==> flow/design.v (excerpt) <==
module asx_soupbintcp_itch (
    input  wire        clk,
    input  wire        rst,
    input  wire        ip_payload_valid,
    input  wire [7:0]  ip_payload_data,
    input  wire        ip_payload_start,
    input  wire        ip_payload_end,
    output wire [15:0] tcp_src_port,
    output wire [15:0] tcp_dst_port,
    output wire [31:0] tcp_seq_num,
    output wire [31:0] tcp_ack_num,
    output wire [3:0] tcp_data_offset,
    output wire [7:0] tcp_flags,
    output wire [15:0] tcp_window,
    output wire tcp_flag_syn,
    output wire tcp_flag_ack,
    output wire tcp_flag_fin,
    output wire tcp_flag_rst,
    output wire tcp_flag_psh,
    output wire tcp_header_valid,
    output wire tcp_parse_error,
    output wire session_active,
    output wire [63:0] session_sequence,
    output wire [7:0] pkt_type,
    output wire pkt_type_valid,
    output wire pkt_heartbeat,
    output wire pkt_login_accepted,
    output wire pkt_login_rejected,
    output wire pkt_end_session,
    output wire [31:0] seq_data_count,
    output wire [31:0] heartbeat_count,
    output wire parse_error,
    output wire msg_valid,
    output wire [7:0] msg_type,
    output wire msg_error,
    output wire [31:0] timestamp,
    output wire [63:0] order_id,
    output wire [31:0] orderbook_id,
    output wire side,
    output wire add_order_valid,
    output wire add_order_start,
    output wire [63:0] quantity,
    output wire [31:0] price,
    output wire [15:0] order_attributes,
    output wire order_executed_valid,
    output wire [63:0] exec_quantity,
    output wire order_cancel_valid,
    output wire order_delete_valid,
    output wire order_replace_valid,
    output wire directory_valid,
    output wire system_event_valid,
    output wire [7:0] event_code,
    output wire [31:0] total_messages,
    output wire [31:0] parse_errors
);
clock: 2.22 ns
lec_check: 0
abc_area: 0
cap_margin: 20
cell_pad_in_sites_global_placement: 1
core_margin: 9
core_utilization: 51
cts_cluster_size: 56
gpl_routability_driven: 0
gpl_timing_driven: 1
hold_slack_margin: 0.09
min_routing_layer: met2
place_density_lb_addon: 0.18
slew_margin: 30
tns_end_percent: 80
run.sh (not shown) runs the stock make flow with config.mk's settings and CLKGATE_MAP_FILE=.
The baseline produced a layout that fails on setup timing.
Change:
ABC_AREA = default   (was 0)
CELL_PAD_IN_SITES_GLOBAL_PLACEMENT = default   (was 1)
CORE_MARGIN = 2   (was 9)
CORE_UTILIZATION = 40   (was 51)
CTS_CLUSTER_SIZE = default   (was 56)
GPL_ROUTABILITY_DRIVEN = default   (was 0)
GPL_TIMING_DRIVEN = default   (was 1)
HOLD_SLACK_MARGIN = default   (was 0.09)
MIN_ROUTING_LAYER = default   (was met2)
PLACE_DENSITY_LB_ADDON = default   (was 0.18)
SLEW_MARGIN = 20   (was 30)
TNS_END_PERCENT = default   (was 80)
clock period = 3.63 ns   (was 2.22 ns; I/O delays follow)
- Now the flow ran to the end with no violations
- die area rises by roughly a tenth
- routed wire length falls by roughly a tenth
- clock skew falls by 0.0045 ns
Change:
ABC_AREA = 1   (was default)
CORE_ASPECT_RATIO = 1.33   (was default)
CORE_UTILIZATION = 62   (was 40)
clock period = 2.56 ns   (was 3.63 ns; I/O delays follow)
After rerunning: Now the flow reached the layout checks and failed them: setup timing. Sequential share of layout area went down by 2.3 points. Cell area went up by 5.3%. Clock power went up by 32%. Routed wire length went up by about 22%. Cell count went up by about 13%. Utilization went up by 29 points. Fmax went up by 19%. Worst setup slack degrades by 0.54 ns. First-iteration DRC count went up by about 70%. Global-route usage went up by 17 points. Worst hold slack degrades by 0.25 ns.
Change:
ABC_AREA = default   (was 1)
CORE_ASPECT_RATIO = default   (was 1.33)
CORE_UTILIZATION = 9   (was 62)
clock period = 7.24 ns   (was 2.56 ns; I/O delays follow)
Outcome: This time the run completed with no timing, DRC or antenna violations. Final cell count rises by 55%. Utilization falls by 70 points. Via count falls by 24%. Wire length falls by 0.78%. Worst setup slack gains 3.5 ns. Total power falls by 63%. Cell area rises by 4.8%.

---

job 101:
asx_soupbintcp_itch again, from the RTL that the note above started with.
Settings: LEC_CHECK=0, CAP_MARGIN=20, CELL_PAD_IN_SITES_DETAIL_PLACEMENT=2, CORE_MARGIN=4, CORE_UTILIZATION=41, CTS_CLUSTER_SIZE=39, MAX_ROUTING_LAYER=met4, MIN_ROUTING_LAYER=met1, PLACE_DENSITY_LB_ADDON=0.23, SETUP_SLACK_MARGIN=0.71, SLEW_MARGIN=40; clock period 2.88 ns.
For job 101, the flow was terminated by a tool error in clock tree synthesis (4_1_cts) and produced no final design.
Input-level comparison between job 103 and job 101:
# job 101
export LEC_CHECK = 0
export CAP_MARGIN = 20
export CELL_PAD_IN_SITES_DETAIL_PLACEMENT = 2
export CORE_MARGIN = 4
export CORE_UTILIZATION = 41
export CTS_CLUSTER_SIZE = 39
export MAX_ROUTING_LAYER = met4
export MIN_ROUTING_LAYER = met1
export PLACE_DENSITY_LB_ADDON = 0.23
export SETUP_SLACK_MARGIN = 0.71
export SLEW_MARGIN = 40
create_clock -name core_clock -period 2.88 [get_ports {clk}]
# job 103
export LEC_CHECK = 0
export CAP_MARGIN = 20
export CORE_MARGIN = 2
export CORE_UTILIZATION = 57
export CTS_CLUSTER_SIZE = 29
export SLEW_MARGIN = 20
create_clock -name core_clock -period 2.02 [get_ports {clk}]
### Flow results
In job 103 the implementation ran to completion but is not tape-out ready, as the final checks report setup timing. Looking at job 101 and job 103, the post-synthesis net count is a wash. Job 101 and job 103 ended up with roughly the same post-synthesis cell area. Total cell area at the placement stage went up by a few percent going from job 101 to job 103. Synthesized cell count across job 101 and job 103: no real change. Setup slack at placement in job 103 vs job 101: down 0.50 ns. Delta (job 103 minus job 101): placed wire-length estimate after detailed placement dropped 34 mm, number of placed instances, taps included dropped 1.5%. On die area, job 101 loses to job 103. Job 103 vs job 101: horizontal die dimension down by more than 10%. Of job 103 and job 101, it is job 103 that has the higher weighted congestion at the end of routability-driven global placement.
No activity file was given, so power comes from the tool's default toggle rates.
